==> branch lagoon: inputs <==
==> flow/design.v <==
module Cfu (
    input               cmd_valid,
    output              cmd_ready,
    input      [9:0]    cmd_payload_function_id,
    input      [31:0]   cmd_payload_inputs_0,
    input      [31:0]   cmd_payload_inputs_1,
    output reg          rsp_valid,
    input               rsp_ready,
    output reg [31:0]   rsp_payload_outputs_0,
    input               reset,
    input               clk
);
    wire signed [15:0] prod_0, prod_1, prod_2, prod_3;
    assign prod_0 = ($signed(cmd_payload_inputs_0[7:0])) * $signed(cmd_payload_inputs_1[7:0]);
    assign prod_1 = ($signed(cmd_payload_inputs_0[15:8])) * $signed(cmd_payload_inputs_1[15:8]);
    assign prod_2 = ($signed(cmd_payload_inputs_0[23:16])) * $signed(cmd_payload_inputs_1[23:16]);
    assign prod_3 = ($signed(cmd_payload_inputs_0[31:24])) * $signed(cmd_payload_inputs_1[31:24]);
    wire signed [31:0] sum_prods;
    assign sum_prods = prod_0 + prod_1 + prod_2 + prod_3;
    assign cmd_ready = ~rsp_valid;   
    always @(posedge clk) begin
        if (reset) begin
            rsp_payload_outputs_0 <= 32'b0;
            rsp_valid <= 1'b0;
        end else if (rsp_valid) begin
                rsp_valid <= ~rsp_ready;
            end else if (cmd_valid) begin
                    rsp_valid <= 1'b1;
                    rsp_payload_outputs_0 <= |cmd_payload_function_id[9:3]
                        ? 32'b0
                        : rsp_payload_outputs_0 + sum_prods;
                end
            end
endmodule
==> flow/run.sh <==
#!/bin/bash
# the make line also repeats each setting of config.mk as NAME=value (left out here)
make -C /OpenROAD-flow-scripts/flow DESIGN_CONFIG=/design/flow/config.mk WORK_HOME=/design/flow/orfs CLKGATE_MAP_FILE= finish
==> flow/config.mk <==
export PLATFORM = sky130hd
export DESIGN_NAME = Cfu
export DESIGN_NICKNAME = Cfu
export VERILOG_FILES = /design/flow/design.v
export SDC_FILE = /design/flow/constraint.sdc
export NUM_CORES = 4
export LEC_CHECK = 0
export ABC_AREA = 1
export CAP_MARGIN = 20
export CELL_PAD_IN_SITES_DETAIL_PLACEMENT = 2
export CORE_ASPECT_RATIO = 0.75
export CORE_MARGIN = 9
export CORE_UTILIZATION = 44
export CTS_CLUSTER_SIZE = 30
export MAX_ROUTING_LAYER = met5
export MIN_ROUTING_LAYER = met2
export SETUP_SLACK_MARGIN = -0.59
export SLEW_MARGIN = 30
export TNS_END_PERCENT = 25
==> flow/constraint.sdc <==
create_clock -name core_clock -period 12.0 [get_ports {clk}]
set_input_delay 2.4000 -clock core_clock [delete_from_list [all_inputs] [get_ports {clk}]]
set_output_delay 2.4000 -clock core_clock [all_outputs]
set_load 0.01 [all_outputs]
==> branch umber (differences from branch lagoon) <==
==> flow/config.mk (replaced) <==
export PLATFORM = sky130hd
export DESIGN_NAME = Cfu
export DESIGN_NICKNAME = Cfu
export VERILOG_FILES = /design/flow/design.v
export SDC_FILE = /design/flow/constraint.sdc
export NUM_CORES = 4
export LEC_CHECK = 0
export CAP_MARGIN = 20
export CORE_ASPECT_RATIO = 1.26
export CORE_MARGIN = 2
export CORE_UTILIZATION = 33
export GPL_ROUTABILITY_DRIVEN = 0
export SETUP_SLACK_MARGIN = -1.13
export SLEW_MARGIN = 5
export TNS_END_PERCENT = 15
==> branch nickel (differences from branch lagoon) <==
==> flow/config.mk (replaced) <==
export PLATFORM = sky130hd
export DESIGN_NAME = Cfu
export DESIGN_NICKNAME = Cfu
export VERILOG_FILES = /design/flow/design.v
export SDC_FILE = /design/flow/constraint.sdc
export NUM_CORES = 4
export LEC_CHECK = 0
export CAP_MARGIN = 20
export CORE_MARGIN = 2
export CORE_UTILIZATION = 40
export GPL_TIMING_DRIVEN = 0
export HOLD_SLACK_MARGIN = 0.23
export MAX_ROUTING_LAYER = met4
export SLEW_MARGIN = 20
==> metrics.log <==
[metrics] run summary
INFO  metric status = no timing/DRC/antenna violations
INFO  metric dpl.cell_count = 2045
INFO  metric synthTopCellsByCount = sky130_fd_sc_hd__inv_1, sky130_fd_sc_hd__fa_1, sky130_fd_sc_hd__and2_1, sky130_fd_sc_hd__ha_1, sky130_fd_sc_hd__nand2_1
INFO  metric placement_rows = 68
INFO  metric synth_sequential_area_ratio = 4.79%
INFO  metric yosysChipArea = 13800 µm²
INFO  metric floorplan.initialDensity = 40.2%
INFO  metric postSynthNetCount = 2019
INFO  metric global_route_met3_utilization = 1.48%
INFO  metric floorplan.core_area = 34300 µm²
INFO  metric area_fraction_in_compound_gates = 7.48%
INFO  metric met1_usage = 27.1%
INFO  metric dp_area = 15500 µm²
INFO  metric grt_usage = 19.1%
INFO  metric synth.yosys.num_cells = 1481
(the above is from branch nickel)
==> metrics.log <==
[report] extracting results
INFO  metric synth.yosys.num_cells = 1959
INFO  metric synth_adder_area_share = 54.9%
INFO  metric error_message = [ERROR GRT-0232] Routing congestion too high. Check the congestion heatmap in the GUI.
INFO  metric floorplan.core_area = 33500 µm²
INFO  metric floorplan.initialDensity = 44.6%
INFO  metric grt_usage = 74.5%
INFO  metric dp_area = 16400 µm²
INFO  metric dpl.cell_count = 2453
INFO  metric yosysChipArea = 15000 µm²
INFO  metric last-stage-reached = global routing
INFO  metric synthTopCellsByCount = sky130_fd_sc_hd__inv_1, sky130_fd_sc_hd__nand2_1, sky130_fd_sc_hd__fa_1, sky130_fd_sc_hd__ha_1, sky130_fd_sc_hd__a21oi_1
INFO  metric status = aborted with a tool error
INFO  metric met1_usage = 0%
(the above is from branch lagoon)
==> metrics.log <==
[metrics] run summary
INFO  metric status = no timing/DRC/antenna violations
INFO  metric synth.yosys.num_cells = 1481
INFO  metric met1_usage = 18.6%
INFO  metric synth_sequential_area_ratio = 4.79%
INFO  metric synthTopCellsByCount = sky130_fd_sc_hd__inv_1, sky130_fd_sc_hd__fa_1, sky130_fd_sc_hd__and2_1, sky130_fd_sc_hd__ha_1, sky130_fd_sc_hd__nand2_1
INFO  metric global_route_met3_utilization = 1.68%
INFO  metric placement_rows = 84
INFO  metric dp_area = 15600 µm²
INFO  metric floorplan.core_area = 41500 µm²
INFO  metric yosysChipArea = 13800 µm²
(the above is from branch umber)

==> run a: inputs <==
RTL: the design.v shown in full above, as it stands there.
make LEC_CHECK=0 CAP_MARGIN=20 CORE_MARGIN=2 CORE_UTILIZATION=42 MAX_ROUTING_LAYER=met4 SLEW_MARGIN=20 finish   # period 12.0 ns
run.sh (not shown) runs the stock make flow with config.mk's settings and CLKGATE_MAP_FILE=.
==> run b: changes against run a <==
- CORE_UTILIZATION: 42 -> 66
- CTS_CLUSTER_DIAMETER: default -> 27
- MAX_ROUTING_LAYER: met4 -> default
==> flow/constraint.sdc (replaced) <==
create_clock -name core_clock -period 9.86 [get_ports {clk}]
set_input_delay 1.9720 -clock core_clock [delete_from_list [all_inputs] [get_ports {clk}]]
set_output_delay 1.9720 -clock core_clock [all_outputs]
set_load 0.01 [all_outputs]
==> run c: changes against run a <==
- CORE_ASPECT_RATIO: default -> 1.26
- CORE_UTILIZATION: 42 -> 40
- MAX_ROUTING_LAYER: met4 -> default
- SETUP_SLACK_MARGIN: default -> -1.13
- TNS_END_PERCENT: default -> 15
==> notes.md <==
Implementation results. Final cycle utilization of the critical path landed at 95.3%. The routed layout has 9,840 vias. Number of placed cells counting well taps landed at 2,030. Maximum fanout count along the critical path landed at 8. 2 antenna diodes ended up in the layout.

Routing usage on met2 landed at about a third. The wire length recorded after detailed routing is 30.4 mm. The number of multi-input combinational cells in the layout is 1,049.

The flow ran to the end and the layout has no timing, DRC or antenna violations. Post-CTS repair timing setup buffer count landed at 0. Counting the fill cells in the layout gives 3,130. Dividing the detail-routed via count by the number of cells gives 4.82. Met2 routed wirelength landed at 15.4 mm.

Setup slack on the worst reg-to-reg path comes out at approximately 8.9 ns.
Source of the figures above: run a

==> notes.md <==
Implementation results. The routed design ends up with an antenna cell count of 0. Post-CTS repair timing setup buffer count landed at 0.

The run finished with no timing, DRC or antenna violations. The layout has 3,340 filler cells. Via count of the routed design landed at 9,849.

The script logs the ratio of routed vias to standard cells as 4.85. Routing resource usage on met2 recorded by global route was 37.6%. Including well taps, the total number of placed cells is ~2,000.
Source of the figures above: run c

==> notes.md <==
Implementation results. The run finished, with violations left. The run did not pass the layout checks because of negative setup slack. Counting tap cells, the placed design contains a total of roughly 2,000 instances. Number of filler cells placed in the layout landed at 1,037. Post-CTS repair timing setup buffer count landed at 22. For flop-to-flop paths, the worst setup slack is 6.70 ns. Per the finish-stage timing summary, setup violations number 11. The final timing report gives a worst setup slack of -0.432 ns. Number of antenna diodes landed at 0.

Source of the figures above: run b


==> maple: inputs <==
Starts from the design.v that is shown in full above.
make LEC_CHECK=0 CAP_MARGIN=20 CELL_PAD_IN_SITES_DETAIL_PLACEMENT=0 CORE_MARGIN=2 CORE_UTILIZATION=22 CTS_CLUSTER_SIZE=98 GPL_TIMING_DRIVEN=1 HOLD_SLACK_MARGIN=0.23 MAX_ROUTING_LAYER=met4 MIN_ROUTING_LAYER=met1 SLEW_MARGIN=30 finish   # period 12.0 ns
==> inputs of lagoon, as changes to maple <==
CELL_PAD_IN_SITES_DETAIL_PLACEMENT = not set   (was 0)
CORE_UTILIZATION = 71   (was 22)
CTS_CLUSTER_SIZE = not set   (was 98)
GPL_TIMING_DRIVEN = not set   (was 1)
HOLD_SLACK_MARGIN = not set   (was 0.23)
MAX_ROUTING_LAYER = not set   (was met4)
MIN_ROUTING_LAYER = not set   (was met1)
PLACE_DENSITY_LB_ADDON = 0.24   (was not set)
SLEW_MARGIN = 20   (was 30)
TNS_END_PERCENT = 5   (was not set)
==> flow/constraint.sdc (replaced) <==
create_clock -name core_clock -period 9.92 [get_ports {clk}]
set_input_delay 1.9840 -clock core_clock [delete_from_list [all_inputs] [get_ports {clk}]]
set_output_delay 1.9840 -clock core_clock [all_outputs]
set_load 0.01 [all_outputs]
==> inputs of amber, as changes to maple <==
CELL_PAD_IN_SITES_DETAIL_PLACEMENT = not set   (was 0)
CORE_UTILIZATION = 72   (was 22)
CTS_CLUSTER_SIZE = 13   (was 98)
GPL_TIMING_DRIVEN = not set   (was 1)
HOLD_SLACK_MARGIN = not set   (was 0.23)
MAX_ROUTING_LAYER = not set   (was met4)
MIN_ROUTING_LAYER = not set   (was met1)
PLACE_DENSITY_LB_ADDON = 0.25   (was not set)
SLEW_MARGIN = 20   (was 30)
==> flow/constraint.sdc (replaced) <==
create_clock -name core_clock -period 9.19 [get_ports {clk}]
set_input_delay 1.8380 -clock core_clock [delete_from_list [all_inputs] [get_ports {clk}]]
set_output_delay 1.8380 -clock core_clock [all_outputs]
set_load 0.01 [all_outputs]
==> comparison <==
- maple finished clean. amber ended with an error in 5_1_grt. lagoon finished with setup timing left.
- Between maple and lagoon, the lower design area is in maple (gap about 6.6%, measured against lagoon).
- Worst setup slack: lagoon is worse than maple (1500 ps).
- Between lagoon and maple, the lower routed wire length is in maple (gap about 53%, measured against maple).
- Synthesized cell count is the same in amber and maple.
- Between lagoon and maple, the lower hold slack is in lagoon (gap 6.2 ps).
- Cell count: maple is larger than lagoon (19%).
- Sequential share of layout area: lagoon is lower than maple (0.27 points).
